`flow/design.v`:
```
module unsigned_nonrestoring #(
    parameter int WIDTH = 32
) (
    input logic go,
    input logic[WIDTH-1:0] divisor,
    input logic[WIDTH-1:0] dividend,
    input logic clk, rst,
    output logic done,
    output logic[WIDTH-1:0] quotient,
    output logic[WIDTH-1:0] remainder,
    output logic divide_by_zero
);
typedef enum logic [1:0] {
    WAIT,
    COMPUTE,
    DONE
} state_t;
state_t next_state, state_R;
logic[WIDTH-1:0] Q_R, next_Q, quotient_R, next_quotient, remainder_R, next_remainder;
logic[WIDTH:0] A_R, next_A, B_R, next_B, B_twos_comp_R, next_B_twos_comp;
logic[$clog2(WIDTH):0] Count_R, next_Count;
logic done_R, next_done;
logic divide_by_zero_R, next_divide_by_zero;
assign done = done_R;
assign divide_by_zero = divide_by_zero_R;
assign quotient = quotient_R;
assign remainder = remainder_R;
always_ff @(posedge clk or posedge rst) begin
    if(rst) begin
        state_R <= WAIT;
        Q_R <= '0;
        A_R <= '0;
        B_R <= '0;
        B_twos_comp_R <= '0;
        Count_R <= '0;
        quotient_R <= '0;
        remainder_R <= '0;
        done_R <= 1'b0;
        divide_by_zero_R <= 1'b0;
    end
    else begin
        state_R <= next_state;
        Q_R <= next_Q;
        A_R <= next_A;
        B_R <= next_B;
        B_twos_comp_R <= next_B_twos_comp;
        Count_R <= next_Count;
        quotient_R <= next_quotient;
        remainder_R <= next_remainder;
        done_R <= next_done;
        divide_by_zero_R <= next_divide_by_zero;
    end
end 
logic[WIDTH:0] A_temp;
always_comb begin
    logic[WIDTH:0] one;
    one = 1;
    A_temp = '0;
    next_Q = Q_R;
    next_A = A_R;
    next_B = B_R;
    next_B_twos_comp = B_twos_comp_R;
    next_Count = Count_R;
    next_remainder = remainder_R;
    next_quotient = quotient_R;
    next_state = state_R;
    next_divide_by_zero = divide_by_zero_R;
    next_done = done_R;
    case(state_R)
        WAIT: begin
            if (go) begin
                if(divisor == 0) begin
                    next_state = DONE;
                    next_done = 1'b1;
                    next_divide_by_zero = 1'b1;
                end
                else begin
                    next_A = '0;
                    next_B = {1'b0,divisor};
                    next_B_twos_comp = ~next_B + one;
                    next_Q = dividend;
                    next_Count = WIDTH;
                    next_state = COMPUTE;
                end
            end
        end
        COMPUTE: begin
            if(A_R[WIDTH]) begin
                A_temp = {A_R[WIDTH-1:0], Q_R[WIDTH-1]};
                next_A = A_temp + B_R;
            end else begin
                A_temp = {A_R[WIDTH-1:0], Q_R[WIDTH-1]};
                next_A = A_temp + B_twos_comp_R;
            end
            next_Q = {Q_R[WIDTH-2:0],~next_A[WIDTH]};
            next_Count = Count_R - 1;
            if(next_Count == 0) begin 
                next_state = DONE;
                if(next_A[WIDTH]) next_remainder = next_A[WIDTH-1:0] + B_R;
                else next_remainder = next_A[WIDTH-1:0];
                next_quotient = next_Q[WIDTH-1:0];
                next_done = 1;
            end
        end
        DONE: begin
            next_done = 0;
            next_divide_by_zero = 1'b0;
            next_state = WAIT;
        end
    endcase
end
endmodule
```
`flow/run.sh`:
```
#!/bin/bash
# the make line also repeats each setting of config.mk as NAME=value (left out here)
make -C /OpenROAD-flow-scripts/flow DESIGN_CONFIG=/design/flow/config.mk WORK_HOME=/design/flow/orfs CLKGATE_MAP_FILE= finish
```
`flow/config.mk`:
```
export PLATFORM = sky130hd
export DESIGN_NAME = unsigned_nonrestoring
export DESIGN_NICKNAME = unsigned_nonrestoring
export VERILOG_FILES = /design/flow/design.v
export SDC_FILE = /design/flow/constraint.sdc
export NUM_CORES = 4
export LEC_CHECK = 0
export CAP_MARGIN = 20
export CORE_MARGIN = 2
export CORE_UTILIZATION = 40
export SLEW_MARGIN = 20
```
`flow/constraint.sdc`:
```
create_clock -name core_clock -period 3.91 [get_ports {clk}]
set_input_delay 0.7820 -clock core_clock [delete_from_list [all_inputs] [get_ports {clk}]]
set_output_delay 0.7820 -clock core_clock [all_outputs]
set_load 0.01 [all_outputs]
```
==> datasheet_impl.txt, run 1 <==
Summary of implementation characteristics

Parameter                              Value

Yosys
  Yosys xor share    6.21%
  Leading post-synthesis cells by instance count    203 x sky130_fd_sc_hd__dfrtp_1, 179 x sky130_fd_sc_hd__nand2_1, 113 x sky130_fd_sc_hd__o21ai_0
  Post-synthesis area per instance    9.73 um^2
  Cell count listed in synth_stat.txt    1277
  Count of flip-flops with a built-in enable after synthesis    0
  Post-synth regs    204
  Fraction of the mapped netlist area in simple logic gates    12.6%
  Share of synthesized cell area in and-or and or-and compound cells    16.5%
  Synth area leaders    sky130_fd_sc_hd__dfrtp_1 41%, sky130_fd_sc_hd__mux2_2 8.4%, sky130_fd_sc_hd__ha_1 7.2%
  Summed instance area of the synthesized netlist    12400 um^2
  Proportion of synthesized area in mux cells    13.0%
  Cell count after synthesis    1277
  Top cell type by instance count after synthesis    sky130_fd_sc_hd__dfrtp_1
  Proportion of register bits with asynchronous set or reset after synthesis    100%
  Dominant Register Cell    sky130_fd_sc_hd__dfrtp_1
  Number of distinct library cell variants in the gate-level netlist after synthesis    70
  Post-synth net total    1417
  Chip area from the yosys synthesis statistics    12400 um^2
  Seq/Total Area, Yosys    41.1%
  Cell type with the largest total area    sky130_fd_sc_hd__dfrtp_1
  Dominant kind of combinational cell    AND-OR/OR-AND gates
  Yosys warning count    1
  Largest type area fraction    40.9%
  Fraction of the mapped netlist area in adder cells    7.47%

Floorplan
  Placeable core region    30600 um^2
  Number of I/O pins    133
  Horizontal extent of the die    180 um
  Floorplan Utilization    40.6%
  Die area    32500 um^2
  Site Rows    64
  Vert. Die Dim    180 um

CTS
  CTS Root Buffer Type    sky130_fd_sc_hd__clkbuf_16
  CTS Buf Count    25
  Number of H-tree levels    1
  Clock sink count    204
  Clock network latency to the later pin of the worst-skew pair    0.54 ns
  Number of buffers on the longest clock path    3
  Clock slew seen by the registers of the worst setup and hold paths    0.06 ns
  Clock tree from TritonCTS    done
  Hold buffer count at cts    0

Placement
  Placed wire-length estimate    26400 um
  Placed cells    2028
  Pre-CTS setup slack    -1.49 ns
  PortBufs    132
  Routability Congestion    0.888

Hold path
  Hold path endpoint    B_twos_comp_R[32]$_DFFE_PP0P_
  Hold Crit Depth    1
  Tightest Hold Check Type    reg2reg
  Launch point of the worst hold path    B_twos_comp_R[32]$_DFFE_PP0P_

Global route
  Global routing usage summed across all routing layers    22.7%
  Vias in the first global route    11500
  Number of antenna violations at the first check in global routing    0
  Residual overflow from global routing    0
  First-pass GRT wire length    60800 um
  Pin count of the biggest net entering global routing    74

Final timing
  Min Tclk post-route    5.15 ns
  Least setup slack across all paths after layout    -1.24 ns
  Max Fclk    194 MHz
  Slew of the pin with the lowest slew margin    0.921 ns
  Largest clock skew in the final design    0.0195 ns
  Post-route clock period utilization    132%
  Final hold violation count    0
  Setup repair after global routing missed its margin    yes
  Worst-case headroom to the max-slew limit    38.6%
  Total count of max-transition violations in the final report    0
  Final setup violation count    32

Worst setup path
  Data arrival time of the critical path    5.56 ns
  Critical path endpoint    remainder_R[27]$_DFFE_PP0P_
  Critical Path, Cell by Cell    buf_6 > mux2_4 > ha_4 > o211ai_2 > a21oi_4 > a2111oi_4 > o21ai_2 > o41ai_4 > o21ba_4 > o21ai_4 > a31oi_4 > xnor2_2 > ha_1 > buf_6 > a221oi_4 > o2111ai_2 > a31oi_4 > o21bai_4 > buf_4 > a21oi_2 > xor2_1 > nor3_2 > a221o_1
  Worst path required time    4.32 ns
  Worst R2R End    remainder_R[27]$_DFFE_PP0P_
  Highest cell delay on the worst timing path    0.48 ns
  Class of the most critical setup path    reg2reg
  Total stage count of the critical path    23
  Bufs and invs on worst path    3
  Length in cells of the worst reg-to-reg path    23
  Type of destination of the critical path    register
  Startpoint type of the worst setup path    register
  CP delay by family, top    AND-OR/OR-AND gates
  Worst setup path startpoint    A_R[32]$_DFFE_PP0P_
  Slowest cell on the critical path    sky130_fd_sc_hd__dfrtp_2
  Start of the worst register-to-register path    A_R[32]$_DFFE_PP0P_
  Largest driver fanout on the critical path    6

Run
  Max-capacitance violation count    0
  Tool warnings    36

Routing
  Uppermost metal layer occupied by signal nets    met4
  Vias/cell    5.23
  DRC violations left    0
  Routed length on met3    2230 um
  Routed length on met1    16700 um
  Count of routing violations after the opening detailed-route iteration    559
  Diodes inserted    0
  Final antenna-violating net count    0
  Overall routed net length    37300 um
  Wire length per cell after detailed routing    17.6 um
  Overall via count from detail_route    11100
  Detailed Routing Iterations Pass 1    5
  Met2 routed wirelength    17500 um

Finish
  Number of standard cells in the layout, taps in and fillers out    2125
  Area growth syn-to-layout    51.5%
  Number of filler cells placed in the layout    2564
  Final-stage net count    1853
  Utilization after layout    61.5%

Run status
  Violated checks    negative setup slack
  Outcome    finished with violations
## metal layers
| layer | up-vias | global-route usage (%) |
|---|---|---|
| met4 | 0 | 5.77 |
| met2 | 254 | 37.8 |
| li1 | 5437 | - |
| met1 | 5370 | 30.2 |
| met3 | 60 | 4.77 |
| met5 | - | 0 |
## stage by stage
| stage | hold WS (ns) | TNS [ns] | area (um^2) |
|---|---|---|---|
| floorplan | 0.426 | -6.47 | 12700 |
| global placement | 0.446 | -20.72 | 16400 |
| detailed placement | 0.452 | -22.08 | 16400 |
| CTS | 0.467 | -12.88 | 18200 |
| global route | 0.470 | -22.17 | 18800 |
| finish | 0.464 | -16.56 | 18800 |
## cell type report
type / count / area, um^2 / share of cell area [%]
clock buffers: 37 / 741 / 3.94
clock inverters: 6 / 86.3 / 0.459
inverters: 34 / 136 / 0.725
multi-input cells: 984 / 8090 / 43.0
flip-flops and latches: 204 / 5110 / 27.1
well taps: 396 / 495 / 2.63
repair buffers: 464 / 4170 / 22.1
## what timing repair did
action | 4_1_cts | 5_1_grt
pin swaps | 46 | 73
setup buffers | 32 | 23
gates cloned | 3 | 0
gates resized | 121 | 99
setup endpoints to repair | 35 | 35
hold endpoints to repair | 0 | 0
==> run 2: changes to the inputs <==
Settings changed: CELL_PAD_IN_SITES_DETAIL_PLACEMENT set to 0, CELL_PAD_IN_SITES_GLOBAL_PLACEMENT set to 3, CORE_MARGIN 2 to 4, CORE_UTILIZATION 40 to 35, CTS_CLUSTER_SIZE set to 98, GPL_TIMING_DRIVEN set to 0, HOLD_SLACK_MARGIN set to -0.01, MAX_ROUTING_LAYER set to met4, MIN_ROUTING_LAYER set to met2, PLACE_DENSITY_LB_ADDON set to 0.05, SETUP_SLACK_MARGIN set to 0.95.
Clock period 3.91 ns to 6.0 ns, I/O delays scaled along.
==> datasheet_impl.txt, run 2 <==
Summary of implementation characteristics

Parameter                              Value

Run status
  Outcome    finished clean

Worst setup path
  CP delay by family, top    AND-OR/OR-AND gates
  Data arrival time of the critical path    5.87 ns
  Length in cells of the worst reg-to-reg path    27
  Startpoint type of the worst setup path    register
  Type of destination of the critical path    register
  Critical path endpoint    remainder_R[31]$_DFFE_PP0P_
  Class of the most critical setup path    reg2reg
  Start of the worst register-to-register path    A_R[32]$_DFFE_PP0P_
  Largest driver fanout on the critical path    4
  Total stage count of the critical path    27
  Cell occurring most often along the worst timing path    sky130_fd_sc_hd__buf_4
  Worst setup path startpoint    A_R[32]$_DFFE_PP0P_
  Highest cell delay on the worst timing path    0.42 ns
  Bufs and invs on worst path    5
  Worst path required time    6.41 ns
  Worst R2R End    remainder_R[31]$_DFFE_PP0P_
  Slowest cell on the critical path    sky130_fd_sc_hd__a2111oi_4

Routing
  DRC violations left    0
  Count of routing violations after the opening detailed-route iteration    1388
  Overall routed net length    41200 um
  Detailed Routing Iterations Pass 1    5
  Wire length per cell after detailed routing    20.8 um
  Routed length on met3    18200 um
  Final antenna-violating net count    0
  Met2 routed wirelength    21400 um
  Routed length on met1    0 um
  Uppermost metal layer occupied by signal nets    met4
  Overall via count from detail_route    14400
  Vias/cell    7.26

Global route
  Vias in the first global route    16300
  Pin count of the biggest net entering global routing    32
  Number of antenna violations at the first check in global routing    0
  First-pass GRT wire length    62900 um
  Global routing usage summed across all routing layers    32.3%
  Residual overflow from global routing    0

Final timing
  Slew of the pin with the lowest slew margin    0.918 ns
  Least setup slack across all paths after layout    0.547 ns
  Final setup violation count    0
  Total count of max-transition violations in the final report    0
  Worst hold slack after final layout    0.469 ns
  Final total negative setup slack    0 ns
  Largest clock skew in the final design    0.0116 ns
  Final hold violation count    0
  Max Fclk    183 MHz
  Post-route clock period utilization    90.9%
  Setup repair after global routing missed its margin    yes
  Worst-case headroom to the max-slew limit    38.7%
  Min Tclk post-route    5.45 ns

Hold path
  Tightest Hold Check Type    reg2reg
  Hold Crit Depth    1
  Launch point of the worst hold path    B_twos_comp_R[32]$_DFFE_PP0P_
  Hold path endpoint    B_twos_comp_R[32]$_DFFE_PP0P_

CTS
  CTS Buf Count    26
  Clock slew seen by the registers of the worst setup and hold paths    0.06 ns
  Clock tree from TritonCTS    done
  Clock sink count    204
  Number of buffers on the longest clock path    3
  CTS Root Buffer Type    sky130_fd_sc_hd__clkbuf_16
  Hold buffer count at cts    0
  Number of H-tree levels    1
  Clock network latency to the later pin of the worst-skew pair    0.56 ns

Yosys
  Yosys warning count    1
  Chip area from the yosys synthesis statistics    12400 um^2
  Cell count after synthesis    1277
  Largest type area fraction    40.9%
  Post-synthesis area per instance    9.73 um^2
  Proportion of synthesized area in mux cells    13.0%
  Post-synth regs    204
  Seq/Total Area, Yosys    41.1%
  Cell type with the largest total area    sky130_fd_sc_hd__dfrtp_1
  Share of synthesized cell area in and-or and or-and compound cells    16.5%
  Count of flip-flops with a built-in enable after synthesis    0
  Leading post-synthesis cells by instance count    203 x sky130_fd_sc_hd__dfrtp_1, 179 x sky130_fd_sc_hd__nand2_1, 113 x sky130_fd_sc_hd__o21ai_0
  Dominant Register Cell    sky130_fd_sc_hd__dfrtp_1
  Post-synth net total    1417
  Summed instance area of the synthesized netlist    12400 um^2
  Proportion of register bits with asynchronous set or reset after synthesis    100%
  Dominant kind of combinational cell    AND-OR/OR-AND gates
  Synth area leaders    sky130_fd_sc_hd__dfrtp_1 41%, sky130_fd_sc_hd__mux2_2 8.4%, sky130_fd_sc_hd__ha_1 7.2%
  Number of distinct library cell variants in the gate-level netlist after synthesis    70
  Fraction of the mapped netlist area in simple logic gates    12.6%
  Cell count listed in synth_stat.txt    1277
  Top cell type by instance count after synthesis    sky130_fd_sc_hd__dfrtp_1
  Yosys xor share    6.21%
  Fraction of the mapped netlist area in adder cells    7.47%

Floorplan
  Floorplan Utilization    35.7%
  Number of I/O pins    133
  Site Rows    68
  Vert. Die Dim    196 um
  Placeable core region    34800 um^2
  Horizontal extent of the die    196 um
  Die area    38600 um^2

Run
  Max-capacitance violation count    0
  Tool warnings    35

Placement
  Pre-CTS setup slack    -0.439 ns
  Routability Congestion    0.899
  PortBufs    132
  Placed wire-length estimate    29900 um
  Placed cells    1871

Finish
  Number of standard cells in the layout, taps in and fillers out    1978
  Final-stage net count    1639
  Area growth syn-to-layout    35.5%
## run 2: final cells by class
| type | count | area, um^2 |
|---|---|---|
| Sequential cell | 204 | 5110 |
| Fill cell | 3294 | 18000 |
| Clock inverter | 15 | 228 |
| Antenna cell | 4 | 10.0 |
| Tap cell | 455 | 569 |
| Timing Repair Buffer | 194 | 1910 |
| Inverter | 34 | 131 |
| Multi-Input combinational cell | 984 | 7830 |
| Buffer | 55 | 328 |
| Clock buffer | 33 | 727 |
## run 2: layer usage
| layer | track usage [%] | vias up |
|---|---|---|
| met5 | - | - |
| met4 | 2.95 | 0 |
| met3 | 46.4 | 181 |
| met2 | 36.2 | 3958 |
| met1 | - | 5245 |
| li1 | - | 4967 |
## run 2: what timing repair did
item	in CTS	in global routing
gates resized	95	86
cloned	0	0
endpoints found under the setup margin	14	16
buffers inserted	29	26
pin swaps	45	50
## run 2: through the flow
step | util (%) | area, um^2
2_1_floorplan | - | 12500
3_3_place_gp | 41.4 | 14400
3_5_place_dp | 41.8 | 14500
4_1_cts | 46.6 | 16200
5_1_grt | 48.4 | 16800
6_report | 48.4 | 16800
==> run 3: changes to the inputs <==
Settings changed: CELL_PAD_IN_SITES_DETAIL_PLACEMENT 0 to not set, CELL_PAD_IN_SITES_GLOBAL_PLACEMENT 3 to not set, CORE_MARGIN 4 to 2, CORE_UTILIZATION 35 to 72, CTS_CLUSTER_SIZE 98 to 13, GPL_TIMING_DRIVEN 0 to not set, HOLD_SLACK_MARGIN -0.01 to not set, MAX_ROUTING_LAYER met4 to not set, MIN_ROUTING_LAYER met2 to not set, PLACE_DENSITY_LB_ADDON 0.05 to not set, SETUP_SLACK_MARGIN 0.95 to not set.
==> datasheet_impl.txt, run 3 <==
Summary of implementation characteristics

Parameter                              Value

Worst setup path
  Class of the most critical setup path    reg2reg
  Slowest cell on the critical path    sky130_fd_sc_hd__or4_1
  Data arrival time of the critical path    6.02 ns
  Length in cells of the worst reg-to-reg path    23
  Largest driver fanout on the critical path    7
  Start of the worst register-to-register path    A_R[32]$_DFFE_PP0P_
  Type of destination of the critical path    register
  Critical Path, Cell by Cell    mux2i_2 > inv_1 > ha_1 > a211oi_2 > o21ai_0 > and3_1 > a211oi_1 > a31oi_1 > a21o_1 > a21oi_1 > xnor2_1 > ha_1 > nand2_1 > o21ai_0 > nor2_1 > o2111ai_1 > a31oi_1 > o21bai_1 > a2111oi_2 > or4_1 > nand3_1 > xnor2_1 > o21ai_0
  Cell occurring most often along the worst timing path    sky130_fd_sc_hd__o21ai_0
  Worst path required time    6.37 ns
  Worst setup path startpoint    A_R[32]$_DFFE_PP0P_
  Worst R2R End    remainder_R[31]$_DFFE_PP0P_
  Highest cell delay on the worst timing path    0.51 ns
  Startpoint type of the worst setup path    register
  Total stage count of the critical path    23
  Critical path endpoint    remainder_R[31]$_DFFE_PP0P_
  Bufs and invs on worst path    1
  CP delay by family, top    AND-OR/OR-AND gates

Yosys
  Top cell type by instance count after synthesis    sky130_fd_sc_hd__dfrtp_1
  Fraction of the mapped netlist area in adder cells    7.47%
  Post-synth net total    1417
  Dominant kind of combinational cell    AND-OR/OR-AND gates
  Yosys warning count    1
  Post-synthesis area per instance    9.73 um^2
  Dominant Register Cell    sky130_fd_sc_hd__dfrtp_1
  Synth area leaders    sky130_fd_sc_hd__dfrtp_1 41%, sky130_fd_sc_hd__mux2_2 8.4%, sky130_fd_sc_hd__ha_1 7.2%
  Share of synthesized cell area in and-or and or-and compound cells    16.5%
  Yosys xor share    6.21%
  Count of flip-flops with a built-in enable after synthesis    0
  Largest type area fraction    40.9%
  Chip area from the yosys synthesis statistics    12400 um^2
  Cell count after synthesis    1277
  Proportion of synthesized area in mux cells    13.0%
  Seq/Total Area, Yosys    41.1%
  Leading post-synthesis cells by instance count    203 x sky130_fd_sc_hd__dfrtp_1, 179 x sky130_fd_sc_hd__nand2_1, 113 x sky130_fd_sc_hd__o21ai_0
  Proportion of register bits with asynchronous set or reset after synthesis    100%
  Cell count listed in synth_stat.txt    1277
  Post-synth regs    204
  Number of distinct library cell variants in the gate-level netlist after synthesis    70
  Summed instance area of the synthesized netlist    12400 um^2
  Fraction of the mapped netlist area in simple logic gates    12.6%
  Cell type with the largest total area    sky130_fd_sc_hd__dfrtp_1

Finish
  Number of filler cells placed in the layout    899
  Non-Filler Cell Area, Final    14800 um^2
  Area growth syn-to-layout    19.4%
  Final-stage net count    1541
  Utilization after layout    86.9%

Placement
  Dpl cell area    14000 um^2
  PortBufs    132
  Placed wire-length estimate    22800 um
  Routability Congestion    0.950

Floorplan
  Die area    18300 um^2
  Number of I/O pins    133
  Vert. Die Dim    135 um
  Site Rows    48
  Placeable core region    17100 um^2
  Floorplan Utilization    72.8%
  Horizontal extent of the die    135 um

Hold path
  Hold path endpoint    quotient_R[0]$_DFFE_PP0P_
  Launch point of the worst hold path    quotient_R[0]$_DFFE_PP0P_
  Hold Crit Depth    1
  Tightest Hold Check Type    reg2reg

Routing
  Detailed Routing Iterations Pass 1    5
  DRC violations left    0
  Final antenna-violating net count    0
  Vias/cell    6.64
  Overall routed net length    36200 um
  Count of routing violations after the opening detailed-route iteration    1106
  Diodes inserted    0
  Wire length per cell after detailed routing    22.1 um
  Overall via count from detail_route    10900

Final timing
  Total count of max-transition violations in the final report    0
  Slew of the pin with the lowest slew margin    1.04 ns
  Worst-case headroom to the max-slew limit    29.9%
  Worst hold slack after final layout    0.476 ns
  Post-route clock period utilization    94.0%
  Max Fclk    177 MHz
  Largest clock skew in the final design    0.0169 ns
  Min Tclk post-route    5.64 ns
  Final hold violation count    0
  Final total negative setup slack    0 ns
  Final setup violation count    0
  Setup repair after global routing missed its margin    no

CTS
  CTS Buf Count    22
  Clock sink count    204
  Number of buffers on the longest clock path    3
  Number of H-tree levels    1
  Clock slew seen by the registers of the worst setup and hold paths    0.06 ns
  Hold buffer count at cts    0
  Clock network latency to the later pin of the worst-skew pair    0.53 ns
  Clock tree from TritonCTS    done
  CTS Root Buffer Type    sky130_fd_sc_hd__clkbuf_16

Run
  Max-capacitance violation count    0
  Tool warnings    37

Global route
  First-pass GRT wire length    57600 um
  Global routing usage summed across all routing layers    39.7%
  Residual overflow from global routing    0
  Pin count of the biggest net entering global routing    130
  Vias in the first global route    11100
  Number of antenna violations at the first check in global routing    0

Run status
  Outcome    finished clean
-- run 3: layout make-up --
cell class / count / area [um^2] / share of cell area [%]
multi-input cells: 984 / 6980 / 47.1
flip-flops and latches: 204 / 5110 / 34.5
repair buffers: 155 / 1520 / 10.2
clock buffers: 32 / 669 / 4.51
well taps: 225 / 282 / 1.90
clock inverters: 7 / 139 / 0.937
inverters: 34 / 131 / 0.886
-- run 3: what timing repair did --
| action | CTS | global route |
|---|---|---|
| pin swaps | 0 | 2 |
| cloned | 0 | 0 |
| setup buffers | 0 | 1 |
| resized | 1 | 8 |
| setup endpoints to repair | 1 | 3 |
-- run 3: through the flow --
stage | instances | setup slack [ns]
2_1_floorplan | 1277 | 0.525
3_3_place_gp | 1601 | 0.390
3_5_place_dp | 1601 | 0.0753
4_1_cts | 1640 | 0.0648
5_1_grt | 1641 | 0.0198
6_report | 1641 | 0.357
-- run 3: layer usage --
layer | global-route usage [%] | routed length [um] | part of all wire (%) | vias up
met5 | 0 | 0 | 0 | -
met4 | 16.6 | 1380 | 3.8 | 0
met3 | 7.74 | 2870 | 7.9 | 131
met2 | 66.4 | 17500 | 48 | 591
met1 | 50.9 | 14500 | 40 | 5373
li1 | - | - | - | 4809
==> run 4: changes to the inputs <==
Settings changed: CELL_PAD_IN_SITES_DETAIL_PLACEMENT set to 1, CELL_PAD_IN_SITES_GLOBAL_PLACEMENT set to 2, CORE_UTILIZATION 72 to 40, CTS_CLUSTER_DIAMETER set to 371, CTS_CLUSTER_SIZE 13 to not set, MIN_ROUTING_LAYER set to met1.
Clock period 6.0 ns to 6.7 ns, I/O delays scaled along.
==> datasheet_impl.txt, run 4 <==
Summary of implementation characteristics

Parameter                              Value

CTS
  CTS Buf Count    25
  CTS Root Buffer Type    sky130_fd_sc_hd__clkbuf_16
  Clock tree from TritonCTS    done
  Clock network latency to the later pin of the worst-skew pair    0.52 ns
  Number of buffers on the longest clock path    3
  Clock slew seen by the registers of the worst setup and hold paths    0.06 ns
  Number of H-tree levels    1
  Post-CTS repair timing setup buffer count    0
  Clock sink count    204

Floorplan
  Die area    32500 um^2
  Floorplan Utilization    40.6%
  Placeable core region    30600 um^2
  Horizontal extent of the die    180 um
  Number of I/O pins    133
  Site Rows    64
  Vert. Die Dim    180 um

Yosys
  Post-synth net total    1417
  Largest type area fraction    40.9%
  Cell type with the largest total area    sky130_fd_sc_hd__dfrtp_1
  Number of distinct library cell variants in the gate-level netlist after synthesis    70
  Post-synthesis area per instance    9.73 um^2
  Fraction of the mapped netlist area in adder cells    7.47%
  Top cell type by instance count after synthesis    sky130_fd_sc_hd__dfrtp_1
  Fraction of the mapped netlist area in simple logic gates    12.6%
  Chip area from the yosys synthesis statistics    12400 um^2
  Synth area leaders    sky130_fd_sc_hd__dfrtp_1 41%, sky130_fd_sc_hd__mux2_2 8.4%, sky130_fd_sc_hd__ha_1 7.2%
  Count of flip-flops with a built-in enable after synthesis    0
  Yosys warning count    1
  Yosys xor share    6.21%
  Proportion of synthesized area in mux cells    13.0%
  Summed instance area of the synthesized netlist    12400 um^2
  Cell count after synthesis    1277
  Leading post-synthesis cells by instance count    203 x sky130_fd_sc_hd__dfrtp_1, 179 x sky130_fd_sc_hd__nand2_1, 113 x sky130_fd_sc_hd__o21ai_0
  Post-synth regs    204
  Share of synthesized cell area in and-or and or-and compound cells    16.5%
  Dominant kind of combinational cell    AND-OR/OR-AND gates
  Dominant Register Cell    sky130_fd_sc_hd__dfrtp_1
  Seq/Total Area, Yosys    41.1%
  Cell count listed in synth_stat.txt    1277
  Proportion of register bits with asynchronous set or reset after synthesis    100%

Worst setup path
  Largest driver fanout on the critical path    9
  Slowest cell on the critical path    sky130_fd_sc_hd__dfrtp_1
  Length in cells of the worst reg-to-reg path    23
  Total stage count of the critical path    23
  Class of the most critical setup path    reg2reg
  Worst path required time    7.07 ns
  Critical path endpoint    remainder_R[31]$_DFFE_PP0P_
  Data arrival time of the critical path    6.53 ns
  Highest cell delay on the worst timing path    0.54 ns
  Worst setup path startpoint    A_R[32]$_DFFE_PP0P_
  Worst R2R End    remainder_R[31]$_DFFE_PP0P_
  CP delay by family, top    AND-OR/OR-AND gates
  Start of the worst register-to-register path    A_R[32]$_DFFE_PP0P_
  Startpoint type of the worst setup path    register
  Type of destination of the critical path    register
  Cell occurring most often along the worst timing path    sky130_fd_sc_hd__o21ai_0
  Bufs and invs on worst path    1
  Critical Path, Cell by Cell    buf_4 > mux2_2 > ha_1 > o21ai_0 > a211o_1 > o21ai_1 > o41ai_4 > o21ba_2 > o21ai_0 > a31oi_1 > xnor2_1 > ha_1 > nand3_1 > nor2_1 > nand2_1 > o2111ai_1 > a31oi_1 > o21bai_1 > a2111oi_2 > or4_1 > nand3_1 > xnor2_1 > o21ai_0

Run
  Max-capacitance violation count    0
  Tool warnings    38

Hold path
  Hold Crit Depth    1
  Hold path endpoint    B_twos_comp_R[32]$_DFFE_PP0P_
  Launch point of the worst hold path    B_twos_comp_R[32]$_DFFE_PP0P_
  Tightest Hold Check Type    reg2reg

Routing
  Final antenna-violating net count    0
  Overall routed net length    35300 um
  Overall via count from detail_route    9848
  Count of routing violations after the opening detailed-route iteration    423
  Detailed Routing Iterations Pass 1    4
  DRC violations left    0
  Wire length per cell after detailed routing    19.5 um
  Vias/cell    5.43

Placement
  Routability Congestion    0.830
  PortBufs    132
  Placed wire-length estimate    26300 um
  Pre-CTS setup slack    0.404 ns

Final timing
  Setup repair after global routing missed its margin    no
  Post-route clock period utilization    92.0%
  Min Tclk post-route    6.16 ns
  Final hold violation count    0
  Least setup slack across all paths after layout    0.539 ns
  Worst-case headroom to the max-slew limit    41.8%
  Final setup violation count    0
  Slew of the pin with the lowest slew margin    0.873 ns
  Largest clock skew in the final design    0.0106 ns
  Max Fclk    162 MHz
  Total count of max-transition violations in the final report    0
  Final total negative setup slack    0 ns

Finish
  Utilization after layout    49.0%
  Final-stage net count    1539
  Area growth syn-to-layout    20.7%

Global route
  First-pass GRT wire length    58000 um
  Number of antenna violations at the first check in global routing    1
  Global routing usage summed across all routing layers    21.8%
  Pin count of the biggest net entering global routing    144
  Vias in the first global route    10400
  Residual overflow from global routing    0

Run status
  Outcome    finished clean
run 4: area by class of cell:
| class | instances | area [um^2] |
|---|---|---|
| Timing Repair Buffer | 150 | 1480 |
| Sequential cell | 204 | 5110 |
| Antenna cell | 1 | 2.50 |
| Fill cell | 3413 | 15600 |
| Clock inverter | 6 | 80.1 |
| Tap cell | 396 | 495 |
| Multi-Input combinational cell | 984 | 6950 |
| Inverter | 34 | 131 |
| Clock buffer | 39 | 738 |
run 4: timing repair:
action,CTS,global route
hold buffers,0,0
setup endpoints to repair,0,1
resized,0,3
run 4: per-layer routing:
| metal | vias to the layer above | wire length (um) | track usage [%] |
|---|---|---|---|
| met5 | - | 16 | 0 |
| met4 | 2 | 340 | 3.16 |
| met3 | 25 | 1800 | 4.16 |
| met2 | 178 | 16000 | 35.5 |
| met1 | 4833 | 17200 | 30.8 |
| li1 | 4810 | - | - |
run 4: through the flow:
step / std cells / instance area (um^2) / hold slack, ns
6_report: 1814 / 15000 / 0.457
5_1_grt: 1813 / 15000 / 0.492
4_1_cts: 1813 / 15000 / 0.463
3_5_place_dp: 1768 / 14200 / 0.445
3_3_place_gp: 1768 / 14200 / 0.447
2_1_floorplan: 1277 / 12400 / 0.426
==> run 5: changes to the inputs <==
Settings changed: CELL_PAD_IN_SITES_DETAIL_PLACEMENT 1 to 2, CORE_MARGIN 2 to 4, CORE_UTILIZATION 40 to 72, CTS_CLUSTER_DIAMETER 371 to not set, CTS_CLUSTER_SIZE set to 13, MAX_ROUTING_LAYER set to met4, MIN_ROUTING_LAYER met1 to met2, PLACE_DENSITY_LB_ADDON set to 0.05.
Clock period 6.7 ns to 6.0 ns, I/O delays scaled along.
==> datasheet_impl.txt, run 5 <==
Implementation parameters

Parameter                              Value

Yosys
  Seq/Total Area, Yosys    41.1%
  Cell type with the largest total area    sky130_fd_sc_hd__dfrtp_1
  Cell count listed in synth_stat.txt    1277
  Cell count after synthesis    1277
  Post-synthesis area per instance    9.73 um^2
  Proportion of register bits with asynchronous set or reset after synthesis    100%
  Yosys xor share    6.21%
  Yosys warning count    1
  Synth area leaders    sky130_fd_sc_hd__dfrtp_1 41%, sky130_fd_sc_hd__mux2_2 8.4%, sky130_fd_sc_hd__ha_1 7.2%
  Count of flip-flops with a built-in enable after synthesis    0
  Fraction of the mapped netlist area in simple logic gates    12.6%
  Dominant Register Cell    sky130_fd_sc_hd__dfrtp_1
  Number of distinct library cell variants in the gate-level netlist after synthesis    70
  Chip area from the yosys synthesis statistics    12400 um^2
  Dominant kind of combinational cell    AND-OR/OR-AND gates
  Proportion of synthesized area in mux cells    13.0%
  Largest type area fraction    40.9%
  Fraction of the mapped netlist area in adder cells    7.47%
  Post-synth net total    1417
  Summed instance area of the synthesized netlist    12400 um^2
  Top cell type by instance count after synthesis    sky130_fd_sc_hd__dfrtp_1
  Share of synthesized cell area in and-or and or-and compound cells    16.5%
  Leading post-synthesis cells by instance count    203 x sky130_fd_sc_hd__dfrtp_1, 179 x sky130_fd_sc_hd__nand2_1, 113 x sky130_fd_sc_hd__o21ai_0
  Post-synth regs    204

Floorplan
  Horizontal extent of the die    139 um
  Die area    19400 um^2
  Vert. Die Dim    139 um
  Floorplan Utilization    74.1%
  Site Rows    47
  Placeable core region    16800 um^2

Run status
  Outcome    did not finish
  Last stage reached    global placement without I/O
  First error message    [ERROR FLW-0024] Place density exceeds 1.0 (current PLACE_DENSITY_LB_ADDON =  0.05). Please check if the value of  PLACE_DENSITY_LB_ADDON is between 0 and 0.99.
==> run 6: changes to the inputs <==
Settings changed: CELL_PAD_IN_SITES_DETAIL_PLACEMENT 2 to not set, CELL_PAD_IN_SITES_GLOBAL_PLACEMENT 2 to not set, CORE_MARGIN 4 to 2, CORE_UTILIZATION 72 to 48, CTS_CLUSTER_DIAMETER set to 363, CTS_CLUSTER_SIZE 13 to not set, MAX_ROUTING_LAYER met4 to not set, MIN_ROUTING_LAYER met2 to not set, PLACE_DENSITY_LB_ADDON 0.05 to not set, TNS_END_PERCENT set to 10.
Clock period 6.0 ns to 6.33 ns, I/O delays scaled along.
==> datasheet_impl.txt, run 6 <==
Summary of implementation characteristics

Parameter                              Value

Final timing
  Total count of max-transition violations in the final report    0
  Final total negative setup slack    0 ns
  Largest clock skew in the final design    0.0185 ns
  Post-route clock period utilization    92.6%
  Final setup violation count    0
  Worst-case headroom to the max-slew limit    37.6%
  Max Fclk    171 MHz
  Setup repair after global routing missed its margin    no
  Final hold violation count    0
  Slew of the pin with the lowest slew margin    0.936 ns
  Min Tclk post-route    5.86 ns

Worst setup path
  Cell occurring most often along the worst timing path    sky130_fd_sc_hd__o21ai_0
  CP delay by family, top    AND-OR/OR-AND gates
  Length in cells of the worst reg-to-reg path    21
  Start of the worst register-to-register path    A_R[32]$_DFFE_PP0P_
  Slowest cell on the critical path    sky130_fd_sc_hd__dfrtp_4
  Worst R2R End    remainder_R[31]$_DFFE_PP0P_
  Total stage count of the critical path    21
  Critical path endpoint    remainder_R[31]$_DFFE_PP0P_
  Worst setup path startpoint    A_R[32]$_DFFE_PP0P_
  Worst path required time    6.70 ns
  Bufs and invs on worst path    1
  Critical Path, Cell by Cell    mux2i_1 > inv_1 > ha_1 > a211oi_1 > o21ai_0 > a21oi_1 > o21ai_0 > o31ai_1 > xnor2_1 > ha_1 > nand3_1 > nor2_1 > nand2_1 > o2111ai_1 > a31oi_1 > o21bai_1 > a2111oi_2 > or4_1 > nand3_1 > xnor2_1 > o21ai_0
  Data arrival time of the critical path    6.23 ns
  Type of destination of the critical path    register
  Class of the most critical setup path    reg2reg
  Startpoint type of the worst setup path    register
  Largest driver fanout on the critical path    10
  Highest cell delay on the worst timing path    0.55 ns

Yosys
  Yosys warning count    1
  Proportion of register bits with asynchronous set or reset after synthesis    100%
  Share of synthesized cell area in and-or and or-and compound cells    16.5%
  Fraction of the mapped netlist area in adder cells    7.47%
  Fraction of the mapped netlist area in simple logic gates    12.6%
  Top cell type by instance count after synthesis    sky130_fd_sc_hd__dfrtp_1
  Dominant kind of combinational cell    AND-OR/OR-AND gates
  Post-synth net total    1417
  Summed instance area of the synthesized netlist    12400 um^2
  Leading post-synthesis cells by instance count    203 x sky130_fd_sc_hd__dfrtp_1, 179 x sky130_fd_sc_hd__nand2_1, 113 x sky130_fd_sc_hd__o21ai_0
  Post-synthesis area per instance    9.73 um^2
  Chip area from the yosys synthesis statistics    12400 um^2
  Cell count after synthesis    1277
  Seq/Total Area, Yosys    41.1%
  Count of flip-flops with a built-in enable after synthesis    0
  Synth area leaders    sky130_fd_sc_hd__dfrtp_1 41%, sky130_fd_sc_hd__mux2_2 8.4%, sky130_fd_sc_hd__ha_1 7.2%
  Dominant Register Cell    sky130_fd_sc_hd__dfrtp_1
  Yosys xor share    6.21%
  Largest type area fraction    40.9%
  Post-synth regs    204
  Number of distinct library cell variants in the gate-level netlist after synthesis    70
  Cell count listed in synth_stat.txt    1277
  Proportion of synthesized area in mux cells    13.0%
  Cell type with the largest total area    sky130_fd_sc_hd__dfrtp_1

Placement
  PortBufs    132
  Placed wire-length estimate    22100 um
  Routability Congestion    0.849

Floorplan
  Number of I/O pins    133
  Die area    27200 um^2
  Horizontal extent of the die    165 um
  Site Rows    58
  Placeable core region    25300 um^2
  Floorplan Utilization    49.1%
  Vert. Die Dim    165 um

Routing
  Overall routed net length    31200 um
  DRC violations left    0
  Count of routing violations after the opening detailed-route iteration    680
  Wire length per cell after detailed routing    17.8 um
  Detailed Routing Iterations Pass 1    5
  Final antenna-violating net count    0
  Vias/cell    5.57
  Overall via count from detail_route    9742

CTS
  Number of H-tree levels    1
  Clock tree from TritonCTS    done
  CTS Root Buffer Type    sky130_fd_sc_hd__clkbuf_16
  CTS Buf Count    24
  Number of buffers on the longest clock path    3
  Hold buffer count at cts    0
  Clock sink count    204
  Clock slew seen by the registers of the worst setup and hold paths    0.06 ns
  Clock network latency to the later pin of the worst-skew pair    0.53 ns

Global route
  Vias in the first global route    9430
  Pin count of the biggest net entering global routing    132
  Residual overflow from global routing    0
  First-pass GRT wire length    50800 um
  Global routing usage summed across all routing layers    23.5%
  Number of antenna violations at the first check in global routing    1

Finish
  Final-stage net count    1539
  Area growth syn-to-layout    20.2%

Hold path
  Hold path endpoint    B_twos_comp_R[32]$_DFFE_PP0P_
  Tightest Hold Check Type    reg2reg
  Hold Crit Depth    1
  Launch point of the worst hold path    B_twos_comp_R[32]$_DFFE_PP0P_

Run
  Max-capacitance violation count    0
  Tool warnings    36

Run status
  Outcome    finished clean
[run 6: through the flow]
step,cells,instance area (um^2),util [%],hold WS [ns],setup slack (ns)
after detailed placement,1701,14100,55.5,0.456,0.0560
after global placement,1701,14100,55.5,0.451,0.325
final,1748,14900,59.0,0.466,0.471
after CTS,1745,14900,58.8,0.471,0.240
after global routing,1747,14900,58.9,0.500,0.0235
after floorplan,1277,12400,-,0.426,0.855
[run 6: cell type report]
class / instances / area, um^2
antenna: 1 / 2.50
clock buffer: 34 / 699
clock inverter: 10 / 130
fill: 2242 / 10400
inverter: 34 / 131
multi-input combinational: 984 / 6950
sequential: 204 / 5110
tap: 330 / 413
timing repair buffer: 151 / 1490
[run 6: per-layer routing]
metal  global-route usage, %  vias to the layer above  share of wire, %
li1                        -                     4816                 -
met1                    33.5                     4631                47
met2                    36.4                      250                44
met3                    5.00                       45               6.8
met4                    5.97                        0               2.2
met5                       0                        -                 0
[run 6: what timing repair did]
| action | 4_1_cts | 5_1_grt |
|---|---|---|
| endpoints found under the setup margin | 1 | 1 |
| pin swaps | 0 | 0 |
| setup buffers | 0 | 2 |
| resized | 1 | 3 |
==> run 7: changes to the inputs <==
Settings changed: ABC_AREA set to 0, CORE_UTILIZATION 48 to 72, CTS_CLUSTER_DIAMETER 363 to not set, PLACE_DENSITY set to 0.35, SETUP_SLACK_MARGIN set to 1.15, TNS_END_PERCENT 10 to not set.
Clock period 6.33 ns to 4.61 ns, I/O delays scaled along.
==> datasheet_impl.txt, run 7 <==
Implementation parameters

Parameter                              Value

Yosys
  Share of synthesized cell area in and-or and or-and compound cells    16.5%
  Number of distinct library cell variants in the gate-level netlist after synthesis    70
  Count of flip-flops with a built-in enable after synthesis    0
  Cell count after synthesis    1277
  Cell type with the largest total area    sky130_fd_sc_hd__dfrtp_1
  Fraction of the mapped netlist area in simple logic gates    12.6%
  Proportion of synthesized area in mux cells    13.0%
  Largest type area fraction    40.9%
  Summed instance area of the synthesized netlist    12400 um^2
  Dominant kind of combinational cell    AND-OR/OR-AND gates
  Yosys xor share    6.21%
  Post-synthesis area per instance    9.73 um^2
  Top cell type by instance count after synthesis    sky130_fd_sc_hd__dfrtp_1
  Dominant Register Cell    sky130_fd_sc_hd__dfrtp_1
  Chip area from the yosys synthesis statistics    12400 um^2
  Cell count listed in synth_stat.txt    1277
  Fraction of the mapped netlist area in adder cells    7.47%
  Post-synth net total    1417
  Proportion of register bits with asynchronous set or reset after synthesis    100%
  Leading post-synthesis cells by instance count    203 x sky130_fd_sc_hd__dfrtp_1, 179 x sky130_fd_sc_hd__nand2_1, 113 x sky130_fd_sc_hd__o21ai_0
  Post-synth regs    204
  Yosys warning count    1
  Seq/Total Area, Yosys    41.1%
  Synth area leaders    sky130_fd_sc_hd__dfrtp_1 41%, sky130_fd_sc_hd__mux2_2 8.4%, sky130_fd_sc_hd__ha_1 7.2%

Floorplan
  Horizontal extent of the die    135 um
  Die area    18300 um^2
  Site Rows    48
  Floorplan Utilization    72.8%
  Number of I/O pins    133
  Vert. Die Dim    135 um
  Placeable core region    17100 um^2

Placement
  Placed cells    1769
  PortBufs    132
  Placed wire-length estimate    28600 um
  Routability Congestion    0.999

Run status
  Last stage reached    clock tree synthesis
  Outcome    did not finish
  First error message    [ERROR DPL-0038] Utilization greater than 100%, impossible to legalize
-- run 7: through the flow --
| stage | setup TNS (ns) | area [um^2] | worst slack (ns) |
|---|---|---|---|
| floorplan | -0.545 | 12700 | -0.346 |
| global placement | -2.31 | 15500 | -0.555 |
| detailed placement | -5.46 | 15500 | -0.906 |
==> run 8: changes to the inputs <==
Settings changed: ABC_AREA 0 to not set, CORE_UTILIZATION 72 to 61, PLACE_DENSITY 0.35 to not set, SETUP_SLACK_MARGIN 1.15 to not set.
Clock period 4.61 ns to 4.33 ns, I/O delays scaled along.
==> datasheet_impl.txt, run 8 <==
Summary of implementation characteristics

Parameter                              Value

Final timing
  Slew of the pin with the lowest slew margin    0.919 ns
  Final hold violation count    0
  Final total negative setup slack    -10.45 ns
  Worst hold slack after final layout    0.466 ns
  Max Fclk    186 MHz
  Post-route clock period utilization    124%
  Worst-case headroom to the max-slew limit    37.9%
  Final setup violation count    20
  Least setup slack across all paths after layout    -1.06 ns
  Setup repair after global routing missed its margin    yes
  Largest clock skew in the final design    0.0182 ns
  Total count of max-transition violations in the final report    0
  Min Tclk post-route    5.39 ns

Yosys
  Proportion of synthesized area in mux cells    13.0%
  Dominant kind of combinational cell    AND-OR/OR-AND gates
  Cell count listed in synth_stat.txt    1277
  Synth area leaders    sky130_fd_sc_hd__dfrtp_1 41%, sky130_fd_sc_hd__mux2_2 8.4%, sky130_fd_sc_hd__ha_1 7.2%
  Fraction of the mapped netlist area in adder cells    7.47%
  Top cell type by instance count after synthesis    sky130_fd_sc_hd__dfrtp_1
  Yosys warning count    1
  Share of synthesized cell area in and-or and or-and compound cells    16.5%
  Post-synth regs    204
  Cell count after synthesis    1277
  Leading post-synthesis cells by instance count    203 x sky130_fd_sc_hd__dfrtp_1, 179 x sky130_fd_sc_hd__nand2_1, 113 x sky130_fd_sc_hd__o21ai_0
  Cell type with the largest total area    sky130_fd_sc_hd__dfrtp_1
  Post-synthesis area per instance    9.73 um^2
  Summed instance area of the synthesized netlist    12400 um^2
  Post-synth net total    1417
  Yosys xor share    6.21%
  Chip area from the yosys synthesis statistics    12400 um^2
  Count of flip-flops with a built-in enable after synthesis    0
  Number of distinct library cell variants in the gate-level netlist after synthesis    70
  Seq/Total Area, Yosys    41.1%
  Proportion of register bits with asynchronous set or reset after synthesis    100%
  Fraction of the mapped netlist area in simple logic gates    12.6%
  Dominant Register Cell    sky130_fd_sc_hd__dfrtp_1
  Largest type area fraction    40.9%

Worst setup path
  Type of destination of the critical path    register
  CP delay by family, top    AND-OR/OR-AND gates
  Largest driver fanout on the critical path    5
  Worst R2R End    remainder_R[31]$_DFFE_PP0P_
  Class of the most critical setup path    reg2reg
  Startpoint type of the worst setup path    register
  Worst setup path startpoint    A_R[32]$_DFFE_PP0P_
  Length in cells of the worst reg-to-reg path    23
  Highest cell delay on the worst timing path    0.45 ns
  Start of the worst register-to-register path    A_R[32]$_DFFE_PP0P_
  Slowest cell on the critical path    sky130_fd_sc_hd__dfrtp_2
  Bufs and invs on worst path    3
  Worst path required time    4.70 ns
  Total stage count of the critical path    23
  Critical path endpoint    remainder_R[31]$_DFFE_PP0P_
  Data arrival time of the critical path    5.76 ns
  Critical Path, Cell by Cell    buf_12 > clkbuf_16 > mux2_4 > ha_4 > buf_6 > a2111oi_4 > o21ai_2 > o41ai_4 > o21ba_4 > o21ai_4 > xor2_2 > ha_4 > a21oi_4 > o21bai_2 > a221oi_4 > o2111ai_2 > a31oi_4 > o21bai_4 > a2111oi_4 > or4_4 > nand3_2 > xnor2_1 > o21ai_1

CTS
  Clock slew seen by the registers of the worst setup and hold paths    0.06 ns
  Clock sink count    204
  Clock tree from TritonCTS    done
  Number of H-tree levels    1
  Hold buffer count at cts    0
  Clock network latency to the later pin of the worst-skew pair    0.52 ns
  CTS Root Buffer Type    sky130_fd_sc_hd__clkbuf_16
  CTS Buf Count    23
  Number of buffers on the longest clock path    3

Routing
  Overall routed net length    41200 um
  Detailed Routing Iterations Pass 1    8
  Final antenna-violating net count    0
  Wire length per cell after detailed routing    21.4 um
  Overall via count from detail_route    12000
  DRC violations left    0
  Vias/cell    6.22
  Diodes inserted    0
  Count of routing violations after the opening detailed-route iteration    911

Hold path
  Hold path endpoint    B_twos_comp_R[32]$_DFFE_PP0P_
  Hold Crit Depth    1
  Tightest Hold Check Type    reg2reg
  Launch point of the worst hold path    B_twos_comp_R[32]$_DFFE_PP0P_

Floorplan
  Number of I/O pins    133
  Vert. Die Dim    147 um
  Placeable core region    20100 um^2
  Site Rows    52
  Horizontal extent of the die    147 um
  Die area    21500 um^2
  Floorplan Utilization    61.8%

Placement
  Placed cells    1837
  PortBufs    132
  Dpl cell area    15800 um^2
  Routability Congestion    0.923
  Pre-CTS setup slack    -1.05 ns
  Placed wire-length estimate    24000 um

Run
  Max-capacitance violation count    0
  Tool warnings    38

Finish
  Area growth syn-to-layout    42.9%
  Total area of multi-input combinational cells    7830 um^2
  Sequential cell area    5110 um^2
  Utilization after layout    88.3%
  Non-Filler Cell Area, Final    17700 um^2
  Final-stage net count    1777
  Number of filler cells placed in the layout    967
  Number of standard cells in the layout, taps in and fillers out    1923

Global route
  Pin count of the biggest net entering global routing    100
  Global routing usage summed across all routing layers    32.4%
  Vias in the first global route    11300
  First-pass GRT wire length    56700 um
  Residual overflow from global routing    0
  Number of antenna violations at the first check in global routing    1

Run status
  Outcome    finished with violations
  Violated checks    negative setup slack
==> run 8: metal layers <==
layer	vias to the layer above	track usage [%]	part of all wire, %
met5	-	0	0.032
met4	2	12.1	5.2
met3	200	6.18	8.1
met2	640	54.0	48
met1	5822	42.4	39
li1	5294	-	-
==> run 8: final cells by class <==
class	count	area share, %
multi-input cells	984	44.1
flip-flops and latches	204	28.8
repair buffers	390	20.0
clock buffers	32	3.72
well taps	270	1.90
inverters	34	0.754
clock inverters	9	0.691
==> run 8: timing repair <==
action | 4_1_cts | 5_1_grt
endpoints found under the setup margin | 20 | 21
resized | 58 | 107
pin swaps | 33 | 81
buffers inserted | 25 | 28
cloned | 0 | 1
==> run 9: changes to the inputs <==
Settings changed: ABC_AREA set to 1, CORE_UTILIZATION 61 to 72, CTS_CLUSTER_SIZE set to 70, HOLD_SLACK_MARGIN set to 0.29, PLACE_DENSITY set to 0.79, SLEW_MARGIN 20 to 40.
Clock period 4.33 ns to 3.62 ns, I/O delays scaled along.
==> datasheet_impl.txt, run 9 <==
Implementation parameters

Parameter                              Value

Run status
  First error message    [ERROR GRT-0232] Routing congestion too high. Check the congestion heatmap in the GUI.
  Outcome    did not finish
  Last stage reached    global routing

Yosys
  Cell count after synthesis    1935
  Leading post-synthesis cells by instance count    757 x sky130_fd_sc_hd__nand2_1, 203 x sky130_fd_sc_hd__dfrtp_1, 189 x sky130_fd_sc_hd__inv_1
  Cell type with the largest total area    sky130_fd_sc_hd__dfrtp_1
  Summed instance area of the synthesized netlist    13500 um^2
  Count of flip-flops with a built-in enable after synthesis    0
  Seq/Total Area, Yosys    37.8%
  Yosys warning count    1
  Proportion of synthesized area in mux cells    0%
  Post-synthesis area per instance    6.99 um^2
  Fraction of the mapped netlist area in adder cells    6.87%
  Share of synthesized cell area in and-or and or-and compound cells    10.9%
  Post-synth net total    2075
  Fraction of the mapped netlist area in simple logic gates    32.1%
  Dominant Register Cell    sky130_fd_sc_hd__dfrtp_1
  Yosys xor share    4.60%
  Cell count listed in synth_stat.txt    1935
  Post-synth regs    204
  Number of distinct library cell variants in the gate-level netlist after synthesis    47
  Chip area from the yosys synthesis statistics    13500 um^2
  Largest type area fraction    37.6%
  Dominant kind of combinational cell    simple AND/OR/NAND/NOR gates
  Synth area leaders    sky130_fd_sc_hd__dfrtp_1 38%, sky130_fd_sc_hd__nand2_1 21%, sky130_fd_sc_hd__ha_1 6.6%
  Proportion of register bits with asynchronous set or reset after synthesis    100%
  Top cell type by instance count after synthesis    sky130_fd_sc_hd__nand2_1

Floorplan
  Placeable core region    18600 um^2
  Horizontal extent of the die    141 um
  Floorplan Utilization    72.8%
  Vert. Die Dim    141 um
  Site Rows    50
  Number of I/O pins    133
  Die area    19900 um^2

Placement
  Placed wire-length estimate    31000 um
  PortBufs    132
  Placed cells    2376
  Dpl cell area    15900 um^2
  Routability Congestion    1.09

CTS
  Number of buffers on the longest clock path    3
  CTS Root Buffer Type    sky130_fd_sc_hd__clkbuf_16
  Clock sink count    204
  CTS Buf Count    22
  Hold buffer count at cts    0
  Number of H-tree levels    1

Global route
  Residual overflow from global routing    11
  Global routing usage summed across all routing layers    71.5%
[run 9: layer usage]
layer | track usage [%] | GRT overflow
met4 | 64.9 | 5
met1 | 73.2 | 0
met2 | 89.3 | 4
met3 | 55.5 | 2
met5 | 27.8 | 0
[run 9: metrics by stage]
stage / hold slack (ns) / setup slack [ns]
after global placement: 0.456 / -0.146
after CTS: 0.473 / 0.0000231
after detailed placement: 0.459 / -0.406
after floorplan: 0.440 / 0.0176
[run 9: repair_timing]
action,CTS
gates resized,127
buffers inserted,11
setup endpoints to repair,22
pin swaps,30
cloned,1
==> run 10: changes to the inputs <==
Settings changed: ABC_AREA 1 to not set, CELL_PAD_IN_SITES_DETAIL_PLACEMENT set to 0, CELL_PAD_IN_SITES_GLOBAL_PLACEMENT set to 1, CORE_MARGIN 2 to 9, CORE_UTILIZATION 72 to 40, CTS_CLUSTER_DIAMETER set to 371, CTS_CLUSTER_SIZE 70 to not set, GPL_ROUTABILITY_DRIVEN set to 0, HOLD_SLACK_MARGIN 0.29 to not set, MAX_ROUTING_LAYER set to met5, MIN_ROUTING_LAYER set to met2, PLACE_DENSITY 0.79 to not set, SLEW_MARGIN 40 to 20, TNS_END_PERCENT set to 10.
Clock period 3.62 ns to 6.7 ns, I/O delays scaled along.
==> datasheet_impl.txt, run 10 <==
Summary of implementation characteristics

Parameter                              Value

Yosys
  Cell count after synthesis    1277
  Cell type with the largest total area    sky130_fd_sc_hd__dfrtp_1
  Fraction of the mapped netlist area in adder cells    7.47%
  Summed instance area of the synthesized netlist    12400 um^2
  Post-synthesis area per instance    9.73 um^2
  Yosys xor share    6.21%
  Synth area leaders    sky130_fd_sc_hd__dfrtp_1 41%, sky130_fd_sc_hd__mux2_2 8.4%, sky130_fd_sc_hd__ha_1 7.2%
  Post-synth net total    1417
  Chip area from the yosys synthesis statistics    12400 um^2
  Proportion of synthesized area in mux cells    13.0%
  Leading post-synthesis cells by instance count    203 x sky130_fd_sc_hd__dfrtp_1, 179 x sky130_fd_sc_hd__nand2_1, 113 x sky130_fd_sc_hd__o21ai_0
  Dominant kind of combinational cell    AND-OR/OR-AND gates
  Largest type area fraction    40.9%
  Number of distinct library cell variants in the gate-level netlist after synthesis    70
  Fraction of the mapped netlist area in simple logic gates    12.6%
  Proportion of register bits with asynchronous set or reset after synthesis    100%
  Count of flip-flops with a built-in enable after synthesis    0
  Post-synth regs    204
  Yosys warning count    1
  Dominant Register Cell    sky130_fd_sc_hd__dfrtp_1
  Cell count listed in synth_stat.txt    1277
  Top cell type by instance count after synthesis    sky130_fd_sc_hd__dfrtp_1
  Share of synthesized cell area in and-or and or-and compound cells    16.5%
  Seq/Total Area, Yosys    41.1%

Floorplan
  Die area    37700 um^2
  Site Rows    64
  Floorplan Utilization    40.6%
  Horizontal extent of the die    194 um
  Vert. Die Dim    194 um
  Number of I/O pins    133
  Placeable core region    30600 um^2

Final timing
  Final setup violation count    0
  Worst-case headroom to the max-slew limit    36.1%
  Min Tclk post-route    6.30 ns
  Post-route clock period utilization    94.1%
  Total count of max-transition violations in the final report    0
  Largest clock skew in the final design    0.0113 ns
  Final hold violation count    0
  Final total negative setup slack    0 ns
  Max Fclk    159 MHz
  Setup repair after global routing missed its margin    no
  Slew of the pin with the lowest slew margin    0.958 ns

Hold path
  Hold path endpoint    B_twos_comp_R[32]$_DFFE_PP0P_
  Tightest Hold Check Type    reg2reg
  Hold Crit Depth    1
  Launch point of the worst hold path    B_twos_comp_R[32]$_DFFE_PP0P_

Worst setup path
  Slowest cell on the critical path    sky130_fd_sc_hd__or4_1
  CP delay by family, top    AND-OR/OR-AND gates
  Cell occurring most often along the worst timing path    sky130_fd_sc_hd__o21ai_0
  Length in cells of the worst reg-to-reg path    23
  Bufs and invs on worst path    1
  Worst R2R End    remainder_R[31]$_DFFE_PP0P_
  Critical Path, Cell by Cell    buf_4 > mux2_2 > ha_1 > o21ai_0 > a211o_1 > o21ai_1 > o41ai_4 > o21ba_2 > o21ai_0 > a31oi_1 > xnor2_1 > ha_1 > nand3_1 > nor2_1 > nand2_1 > o2111ai_1 > a31oi_1 > o21bai_1 > a2111oi_2 > or4_1 > nand3_1 > xnor2_1 > o21ai_0
  Critical path endpoint    remainder_R[31]$_DFFE_PP0P_
  Type of destination of the critical path    register
  Class of the most critical setup path    reg2reg
  Startpoint type of the worst setup path    register
  Data arrival time of the critical path    6.71 ns
  Highest cell delay on the worst timing path    0.52 ns
  Largest driver fanout on the critical path    10
  Total stage count of the critical path    23
  Worst path required time    7.11 ns
  Worst setup path startpoint    A_R[32]$_DFFE_PP0P_
  Start of the worst register-to-register path    A_R[32]$_DFFE_PP0P_

Finish
  Utilization after layout    48.9%
  Area growth syn-to-layout    20.3%
  Number of filler cells placed in the layout    2905
  Final-stage net count    1537

Routing
  Vias/cell    7.53
  Detailed Routing Iterations Pass 1    26
  Final antenna-violating net count    0
  DRC violations left    0
  Overall via count from detail_route    13600
  Wire length per cell after detailed routing    19.6 um
  Overall routed net length    35500 um
  Count of routing violations after the opening detailed-route iteration    1519

CTS
  Clock tree from TritonCTS    done
  Number of H-tree levels    1
  Hold buffer count at cts    0
  Clock sink count    204
  Clock network latency to the later pin of the worst-skew pair    0.56 ns
  CTS Buf Count    25
  CTS Root Buffer Type    sky130_fd_sc_hd__clkbuf_16
  Number of buffers on the longest clock path    3
  Clock slew seen by the registers of the worst setup and hold paths    0.06 ns

Run status
  Outcome    finished clean

Global route
  Pin count of the biggest net entering global routing    135
  First-pass GRT wire length    55700 um
  Residual overflow from global routing    0
  Global-route track usage on met2    30.3%
  Global routing usage summed across all routing layers    27.4%
  Layer with the highest usage after global routing    met3
  GR Layer Usage met1    0%
  Vias in the first global route    15400
  Number of antenna violations at the first check in global routing    0
  Met3 track utilization from global routing    40.6%

Run
  Tool warnings    37
  Max-capacitance violation count    0

Placement
  Placed wire-length estimate    25200 um
  PortBufs    132
==> run 10: stage by stage <==
stage / setup slack [ns] / cell area, um^2 / hold WS (ns) / std cells
after detailed placement: 0.407 / 14100 / 0.449 / 1766
after floorplan: 1.23 / 12400 / 0.426 / 1277
after CTS: 0.378 / 14900 / 0.462 / 1808
after global routing: 0.0386 / 14900 / 0.488 / 1808
after global placement: 0.606 / 14100 / 0.453 / 1766
final: 0.397 / 14900 / 0.463 / 1809
==> run 10: area by class of cell <==
type,count,area [um^2],share of cell area (%)
clock buffers,39,758,5.07
repair buffers,148,1470,9.81
multi-input cells,984,6950,46.5
diodes,1,2.50,0.0167
well taps,396,495,3.31
clock inverters,3,32.5,0.218
inverters,34,131,0.879
flip-flops and latches,204,5110,34.2
==> run 10: repair_timing <==
| item | 4_1_cts | 5_1_grt |
|---|---|---|
| buffers inserted | 0 | 0 |
| hold endpoints to repair | 0 | 0 |
| endpoints found under the setup margin | 0 | 1 |
| gates resized | 0 | 5 |
==> run 10: metal layers <==
metal  share of wire (%)  vias up
li1                    -     4753
met1                   0     5039
met2                  51     3654
met3                  44      171
met4                 4.2        8
met5                0.57        -
